// mult32x32_fast
module mult32x32_fast (
    input logic clk,             
    input logic reset,           
    input logic start,           
    input logic [31:0] a,        
    input logic [31:0] b,        
    output logic busy,           
    output logic [63:0] product  
);
For scale: ~130 I/O pins, roughly 0.011 mm² of cells after synthesis.
clock: 5.1 ns
lec_check: 0
cap_margin: 20
core_margin: 2
core_utilization: 57
hold_slack_margin: 0.26
place_density_lb_addon: 0.02
setup_slack_margin: 1.32
slew_margin: 20
run.sh (not shown) runs the stock make flow with config.mk's settings and CLKGATE_MAP_FILE=.
The baseline aborted during 5_1_grt.
Then changed:
- CORE_UTILIZATION: 57 -> 58
- HOLD_SLACK_MARGIN: 0.26 -> unset
- PLACE_DENSITY_LB_ADDON: 0.02 -> unset
- SETUP_SLACK_MARGIN: 1.32 -> 2.06
- clock period: 5.1 -> 8.24 ns (I/O delays scaled with it)
Outcome:
- The new run stopped in 5_1_grt on GRT-0232
- synthesized area is unchanged
- die size falls by 1.7%
- synthesized cell count does not change
Then changed:
- CORE_UTILIZATION: 58 -> 69
- SETUP_SLACK_MARGIN: 2.06 -> unset
- clock period: 8.24 -> 9.33 ns (I/O delays scaled with it)
After rerunning: The changed run never finished: it broke off in 5_1_grt with GRT-0116; area after synthesis is unchanged; die area drops by 16%; synthesized cell count stays the same.
Then changed:
- CORE_UTILIZATION: 69 -> 40
- clock period: 9.33 -> 9.5 ns (I/O delays scaled with it)
The changed run finished with timing, DRC and antenna clean; synthesized area is unchanged; die area rose by 70%; synthesized cell count does not change.
Then changed:
- ABC_AREA: unset -> 1
- CAP_MARGIN: 20 -> 15
- CELL_PAD_IN_SITES_DETAIL_PLACEMENT: unset -> 0
- CORE_ASPECT_RATIO: unset -> 0.89
- CTS_CLUSTER_DIAMETER: unset -> 210
- GPL_TIMING_DRIVEN: unset -> 0
- HOLD_SLACK_MARGIN: unset -> -0.05
- MAX_ROUTING_LAYER: unset -> met4
- MIN_ROUTING_LAYER: unset -> met2
- PLACE_DENSITY_LB_ADDON: unset -> 0.23
- TNS_END_PERCENT: unset -> 50
Effect:
- The new run failed in 5_1_grt, error GRT-0116
- die area is higher by 13%
- synthesized cell count is higher by 46%
- synthesized area is higher by 14%
Then changed:
- ABC_AREA: 1 -> unset
- CELL_PAD_IN_SITES_DETAIL_PLACEMENT: 0 -> 2
- CORE_ASPECT_RATIO: 0.89 -> 1.02
- CTS_CLUSTER_DIAMETER: 210 -> unset
- GPL_TIMING_DRIVEN: 0 -> unset
- MAX_ROUTING_LAYER: met4 -> unset
Effect:
- With this change the flow stopped in 3_5_place_dp, error DPL-0033
- die area falls by 12%
- area after synthesis falls by 12%
- synthesized cell count falls by 31%

========
Setup of v13:
The RTL this note starts from:
==> flow/design.v <==
module mult32x32_fast_arith (
    input logic clk,              
    input logic reset,            
    input logic [31:0] a,         
    input logic [31:0] b,         
    input logic [1:0] a_sel,      
    input logic b_sel,            
    input logic [2:0] shift_sel,  
    input logic upd_prod,         
    input logic clr_prod,         
    output logic a_msb_is_0,      
    output logic b_msw_is_0,      
    output logic [63:0] product   
);
    logic [7:0] a_out;
    logic [15:0] b_out;
    logic [24:0] multi_out;
    logic [63:0] shift_out;
    logic [63:0] adder_out;
    logic [63:0] ff_out;
    assign a_msb_is_0 = ~|a[31:24];  
    assign b_msw_is_0 = ~|b[31:16];  
    always_comb begin
        case (a_sel)
            2'd0: a_out = a[7:0];
            2'd1: a_out = a[15:8];
            2'd2: a_out = a[23:16];
            2'd3: a_out = a[31:24];
            default: a_out = 8'd0;
        endcase
    end
    always_comb begin
        case (b_sel)
            1'b0: b_out = b[15:0];
            1'b1: b_out = b[31:16];
            default: b_out = 16'd0;
        endcase
    end
    always_comb begin
        multi_out = b_out * a_out;
    end
    always_comb begin
        case (shift_sel)
            3'd0: shift_out = multi_out << 0;
            3'd1: shift_out = multi_out << 8;
            3'd2: shift_out = multi_out << 16;
            3'd3: shift_out = multi_out << 24;
            3'd4: shift_out = multi_out << 32;
            3'd5: shift_out = multi_out << 40;
            default: shift_out = 64'd0;
        endcase
    end
    always_comb begin
        adder_out = shift_out + ff_out;
    end
    always_ff @(posedge clk or posedge reset) begin
        if (reset) begin
            ff_out <= '0;
        end else begin
            if (clr_prod) begin
                ff_out <= '0;
            end else if (upd_prod) begin
                ff_out <= adder_out;
            end 
        end 
    end
   assign product = ff_out;
endmodule
module mult32x32_fast_fsm (
    input logic clk,               
    input logic reset,             
    input logic start,             
    input logic a_msb_is_0,        
    input logic b_msw_is_0,        
    output logic busy,             
    output logic [1:0] a_sel,      
    output logic b_sel,            
    output logic [2:0] shift_sel,  
    output logic upd_prod,         
    output logic clr_prod          
);
    typedef enum {
        idle_st,
        a0_b0_st,
        a1_b0_st,
        a2_b0_st,
        a3_b0_st,
        a0_b1_st,
        a1_b1_st,
        a2_b1_st,
        a3_b1_st
      } sm_type;
    sm_type current_state;
    sm_type next_state;
    always_ff @(posedge clk, posedge reset) begin
        if (reset == 1'b1) begin
            current_state <= idle_st;
        end
        else begin
            current_state <= next_state;
        end
    end
    always_comb begin
        next_state = current_state;
        busy = 1'b1;
        a_sel = 2'b00;
        b_sel = 1'b0;
        shift_sel = 3'b000;  
        upd_prod = 1'b1;
        clr_prod = 1'b0;
        case (current_state)
            idle_st: begin
                busy = 1'b0;
                if (start == 1'b1) begin
                    next_state = a0_b0_st;
                    upd_prod = 1'b0;
                    clr_prod = 1'b1;
                end
                else begin
                    upd_prod = 1'b0;
                    clr_prod = 1'b0;
                end
            end
            a0_b0_st: begin
                next_state = a1_b0_st;
                shift_sel = 3'b000;  
            end
            a1_b0_st: begin
                next_state = a2_b0_st;
                a_sel = 2'b01;
                shift_sel = 3'b001;  
            end
            a2_b0_st: begin
                a_sel = 2'b10;
                shift_sel = 3'b010;  
                if (a_msb_is_0 == 1'b1) begin
                    if (b_msw_is_0 == 1'b1) begin
                        next_state = idle_st;
                    end
                    else begin
                        next_state = a0_b1_st;
                    end
                end
                else begin
                    next_state = a3_b0_st;
                end
            end
            a3_b0_st: begin
                a_sel = 2'b11;
                shift_sel = 3'b011;  
                if (b_msw_is_0 == 1'b1) begin
                    next_state = idle_st;
                end
                else begin
                    next_state = a0_b1_st;
                end
            end
            a0_b1_st: begin
                next_state = a1_b1_st;
                a_sel = 2'b00;
                b_sel = 1'b1;
                shift_sel = 3'b010;  
            end
            a1_b1_st: begin
                next_state = a2_b1_st;
                a_sel = 2'b01;
                b_sel = 1'b1;
                shift_sel = 3'b011;  
            end
            a2_b1_st: begin
                a_sel = 2'b10;
                b_sel = 1'b1;
                shift_sel = 3'b100;  
                if (a_msb_is_0 == 1'b1) begin
                    next_state = idle_st;
                end
                else begin
                    next_state = a3_b1_st;
                end
            end
            a3_b1_st: begin
                a_sel = 2'b11;
                b_sel = 1'b1;
                shift_sel = 3'b101;  
                busy = 1'b1;
                if (start == 0) begin
                    next_state = idle_st;
                end
                else begin
                    next_state = a0_b0_st;
                    upd_prod = 1'b0;
                    clr_prod = 1'b1;
                end
            end
        endcase
    end
endmodule
module mult32x32_fast (
    input logic clk,             
    input logic reset,           
    input logic start,           
    input logic [31:0] a,        
    input logic [31:0] b,        
    output logic busy,           
    output logic [63:0] product  
);
    logic [1:0] a_sel;
    logic b_sel;
    logic [2:0] shift_sel;
    logic upd_prod;
    logic clr_prod;
    logic a_msb_is_0;
    logic b_msw_is_0;
    mult32x32_fast_fsm f_fsm_m(
        .clk(clk),
        .reset(reset),
        .start(start),
        .busy(busy),
        .a_sel(a_sel),
        .b_sel(b_sel),
        .shift_sel(shift_sel),
        .upd_prod(upd_prod),
        .clr_prod(clr_prod),
        .a_msb_is_0(a_msb_is_0),
        .b_msw_is_0(b_msw_is_0)
    );
    mult32x32_fast_arith f_arith_m(
        .clk(clk),
        .reset(reset),
        .a(a),
        .b(b),
        .a_sel(a_sel),
        .b_sel(b_sel),
        .shift_sel(shift_sel),
        .upd_prod(upd_prod),
        .clr_prod(clr_prod),
        .a_msb_is_0(a_msb_is_0),
        .b_msw_is_0(b_msw_is_0),
        .product(product)
    );
endmodule
make LEC_CHECK=0 CAP_MARGIN=20 CORE_MARGIN=2 CORE_UTILIZATION=61 CTS_CLUSTER_SIZE=60 HOLD_SLACK_MARGIN=0.26 PLACE_DENSITY_LB_ADDON=0.02 SETUP_SLACK_MARGIN=2.18 SLEW_MARGIN=20 TNS_END_PERCENT=5 finish   # period 7.42 ns
v13 terminated abnormally: global routing reported GRT-0116.
Input-level comparison between v18 and v13:
# v13
export LEC_CHECK = 0
export CAP_MARGIN = 20
export CORE_MARGIN = 2
export CORE_UTILIZATION = 61
export CTS_CLUSTER_SIZE = 60
export HOLD_SLACK_MARGIN = 0.26
export PLACE_DENSITY_LB_ADDON = 0.02
export SETUP_SLACK_MARGIN = 2.18
export SLEW_MARGIN = 20
export TNS_END_PERCENT = 5
create_clock -name core_clock -period 7.42 [get_ports {clk}]
# v18
export LEC_CHECK = 0
export CAP_MARGIN = 20
export CORE_MARGIN = 2
export CORE_UTILIZATION = 61
export CTS_CLUSTER_SIZE = 60
export HOLD_SLACK_MARGIN = 0.26
export PLACE_DENSITY_LB_ADDON = 0.02
export SETUP_SLACK_MARGIN = 1.32
export SLEW_MARGIN = 20
export TNS_END_PERCENT = 5
create_clock -name core_clock -period 5.1 [get_ports {clk}]
Findings:
Reported for v13 and v18, total I/O pin count turned out identical to the last digit. Not one of v13 and v18 finished clean. What ended v18 was a tool error in global routing; the run never finished. The log for v13 ends in global routing with error GRT-0116, so the run never completed. Changes observed in v18 relative to v13: cell area after placement down 210 sq um, die size essentially unchanged. There was hardly any difference in number of port buffers between v13 and v18. Delta (v18 minus v13): gate count of the mapped netlist saw little to no change, number of placed cells counting well taps saw a decrease, area after synthesis saw little to no change. Summary of v18 over v13: part of the Yosys area used for sequential elements barely changed, minimum setup slack after placement dropped 1.98 ns, post-detailed-placement half-perimeter wirelength barely changed.
Inputs modified between v18 and v50:
# v18
export LEC_CHECK = 0
export CAP_MARGIN = 20
export CORE_MARGIN = 2
export CORE_UTILIZATION = 61
export CTS_CLUSTER_SIZE = 60
export HOLD_SLACK_MARGIN = 0.26
export PLACE_DENSITY_LB_ADDON = 0.02
export SETUP_SLACK_MARGIN = 1.32
export SLEW_MARGIN = 20
export TNS_END_PERCENT = 5
create_clock -name core_clock -period 5.1 [get_ports {clk}]
# v50
export LEC_CHECK = 0
export CAP_MARGIN = 20
export CORE_MARGIN = 2
export CORE_UTILIZATION = 65
export SETUP_SLACK_MARGIN = -0.82
export SLEW_MARGIN = 20
export TNS_END_PERCENT = 5
create_clock -name core_clock -period 9.39 [get_ports {clk}]
==> comparison <==
Top-level port count across v18 and v50: no real change. The flow completed for v50, but it is not clean: the layout still shows negative setup slack. Relative to v18, the total setup buffers inserted after CTS of v50 is lower by 38. v18 and v50 ended up with roughly the same async set-or-reset flop fraction in the synthesized netlist.
